== MS ==
==> flow/design.v <==
module seq_mult(d, done, clk, a, b, go, reset);
  parameter n=32, log2n=5;
  output [2*n-1:0] d;
  output reg done;
	input clk;
	input [n-1:0] a, b;
	input go, reset;
	reg c;
	reg [n-1:0] p, q, m;
	reg [log2n:0]count;
	reg [n:0] sum;
	reg [log2n:0] count_n;
	always @(posedge clk, posedge reset)
		if(reset == 1) begin
			done <= 0;
		end
    else if(reset == 0) begin
			if(go) begin
				c <= 0;
        p <= 0;
				q <= a;
				m <= b;
				done <= 0;
				count <= n;
      end
			else if (!done) begin
				if (q[0] == 0) begin
					sum = 0 + p; 
				end
				else begin
					sum = m + p; 
				end
				{c,p,q} <= {sum,q} >> 1;
				count_n = count - 1;
				count <= count_n;
				if (count_n == 0) begin
					done <= 1;
				end
			end
		end
	assign d = {p,q};
endmodule
Settings: LEC_CHECK=0, CAP_MARGIN=20, CORE_MARGIN=2, CORE_UTILIZATION=50, CTS_CLUSTER_DIAMETER=145, CTS_CLUSTER_SIZE=98, PLACE_DENSITY=0.6, SLEW_MARGIN=20; clock period 1.89 ns.
run.sh (not shown) runs the stock make flow with config.mk's settings and CLKGATE_MAP_FILE=.
To summarise MS: no stage aborted, but the layout did not pass its checks, failing on negative setup slack.
Edits applied to the flow inputs when going from MS to PW:
Settings: CORE_UTILIZATION: 50 -> 66; CTS_CLUSTER_SIZE: 98 -> unset; CTS_CLUSTER_DIAMETER: 145 -> 362; ABC_AREA: unset -> 1; the clock period (ns, I/O delays scaled along): 1.89 -> 2.02.
==> results <==
The flow ended early for PW: it failed with a tool error in global routing.
Post-synthesis share of cell area spent on full adders, half adders and majority gates: PW vs MS down 0.81 points
As of PW, netlist area before placement had risen by more than 10% compared to MS.
MS -> PW: total instance count after detailed placement increased by more than a quarter
Comparing PW and MS, the lower synthesized cell count was measured on MS.
Diff MS -> PW | overall chip area | down by more than 10%
Routability-driven placement congestion ratio went up by more than 10% going from MS to PW.
The basic-gate share of the synthesized area counting and, or, nand and nor cells of PW is higher than that of MS.
| chip area estimate from yosys synthesis | higher: PW |
Lower parity-gate share of the synthesized area counting xor and xnor cells among PW and MS: PW

// seq_mult: RTL as listed in full above, without the edits since
clock: 3.3 ns
lec_check: 0
cap_margin: 20
core_aspect_ratio: 0.5
core_margin: 2
core_utilization: 44
cts_cluster_diameter: 356
cts_cluster_size: 98
place_density: 0.6
setup_slack_margin: 0.93
slew_margin: 20
tns_end_percent: 5
==> next run, changes <==
CORE_ASPECT_RATIO = not set   (was 0.5)
CORE_UTILIZATION = 40   (was 44)
CTS_CLUSTER_DIAMETER = 235   (was 356)
CTS_CLUSTER_SIZE = 80   (was 98)
PLACE_DENSITY = not set   (was 0.6)
SETUP_SLACK_MARGIN = -0.01   (was 0.93)
TNS_END_PERCENT = 20   (was 5)
- via count came out lower by 2.3%
- final cell count climbs by 0.37%
- core utilization fell by 8.5 points
- flip-flop count is unchanged
==> next run, changes <==
CORE_ASPECT_RATIO = 0.5   (was not set)
CORE_UTILIZATION = 56   (was 40)
CTS_CLUSTER_DIAMETER = 356   (was 235)
CTS_CLUSTER_SIZE = 98   (was 80)
PLACE_DENSITY = 0.93   (was not set)
SETUP_SLACK_MARGIN = not set   (was -0.01)
TNS_END_PERCENT = 5   (was 20)
Result:
- synthesized cell count stays the same
- worst setup slack gets worse by 0.090 ns
- power stays flat
- core utilization is higher by 22 points
- sequential share of layout area is higher by 0.28 points
==> next run, changes <==
ABC_AREA = 1   (was not set)
CORE_ASPECT_RATIO = not set   (was 0.5)
CORE_UTILIZATION = 40   (was 56)
CTS_CLUSTER_DIAMETER = not set   (was 356)
CTS_CLUSTER_SIZE = 89   (was 98)
GPL_ROUTABILITY_DRIVEN = 0   (was not set)
PLACE_DENSITY = not set   (was 0.93)
PLACE_DENSITY_LB_ADDON = 0.15   (was not set)
SETUP_SLACK_MARGIN = 0.1   (was not set)
TNS_END_PERCENT = not set   (was 5)
Effect: Cell count increases by 58%. Synthesized area rose by 12%. Via count went up by 23%. Global-route usage went down by 6.3 points. Wire length went up by 17%. Sequential share of layout area went down by 3.9 points. Sequential power is about the same. Total power went up by 5.9%.

RTL: the design.v shown in full above, as it stands there.
clock: 3.3 ns
lec_check: 0
cap_margin: 20
core_margin: 2
core_utilization: 40
cts_cluster_diameter: 235
setup_slack_margin: -0.01
slew_margin: 35
Then changed:
--- a/flow/config.mk
+++ b/flow/config.mk
@@ -7,2 +7,3 @@
 export LEC_CHECK = 0
+export ABC_AREA = 1
 export CAP_MARGIN = 20
@@ -10,4 +11,3 @@
 export CORE_UTILIZATION = 40
-export CTS_CLUSTER_DIAMETER = 235
-export SETUP_SLACK_MARGIN = -0.01
-export SLEW_MARGIN = 35
+export PLACE_DENSITY_LB_ADDON = 0.15
+export SLEW_MARGIN = 20
Effect: The changed run produced a clean layout. Global-route usage is higher by 0.87 points. Count of clock-buffer cells in the layout is higher by 1. Core utilization is lower by 0.46 points. Non-clock buffer count is lower by 3. Wire length is higher by about a fifth. Worst setup slack is better by 550 ps. Worst hold slack is worse by 13 ps.
Then changed:
--- a/flow/config.mk
+++ b/flow/config.mk
@@ -7,7 +7,9 @@
 export LEC_CHECK = 0
-export ABC_AREA = 1
 export CAP_MARGIN = 20
 export CORE_MARGIN = 2
-export CORE_UTILIZATION = 40
-export PLACE_DENSITY_LB_ADDON = 0.15
+export CORE_UTILIZATION = 56
+export CTS_CLUSTER_DIAMETER = 356
+export CTS_CLUSTER_SIZE = 98
+export PLACE_DENSITY = 0.6
 export SLEW_MARGIN = 20
+export TNS_END_PERCENT = 5
Outcome: Die area falls by 35%; routed wire length falls by 17%; combinational power falls by about 10%; sequential cell count is unchanged; total power falls by 8.0%; synthesized cell count falls by 43%; worst hold slack is about the same; design area falls by 10%; area after synthesis falls by 11%; setup slack got worse by 570 ps.
Then changed:
--- a/flow/config.mk
+++ b/flow/config.mk
@@ -8,3 +8,3 @@
 export CAP_MARGIN = 20
-export CORE_MARGIN = 2
+export CORE_MARGIN = 10
 export CORE_UTILIZATION = 56
@@ -12,2 +12,3 @@
 export CTS_CLUSTER_SIZE = 98
+export MIN_ROUTING_LAYER = met2
 export PLACE_DENSITY = 0.6
What happened:
- The new run finished with timing, DRC and antenna clean
- first-iteration DRC count increases to 5.5 times its value
- critical path depth is unchanged
- synthesized area does not change
- wire length increases by 14%
- flip-flop count does not change
- power increases by 0.72%
- die size increases by 32%
- clock-buffer cell count decreases by 1
- clock power decreases by 2.8%
Power is estimated from default activity; no workload was simulated.
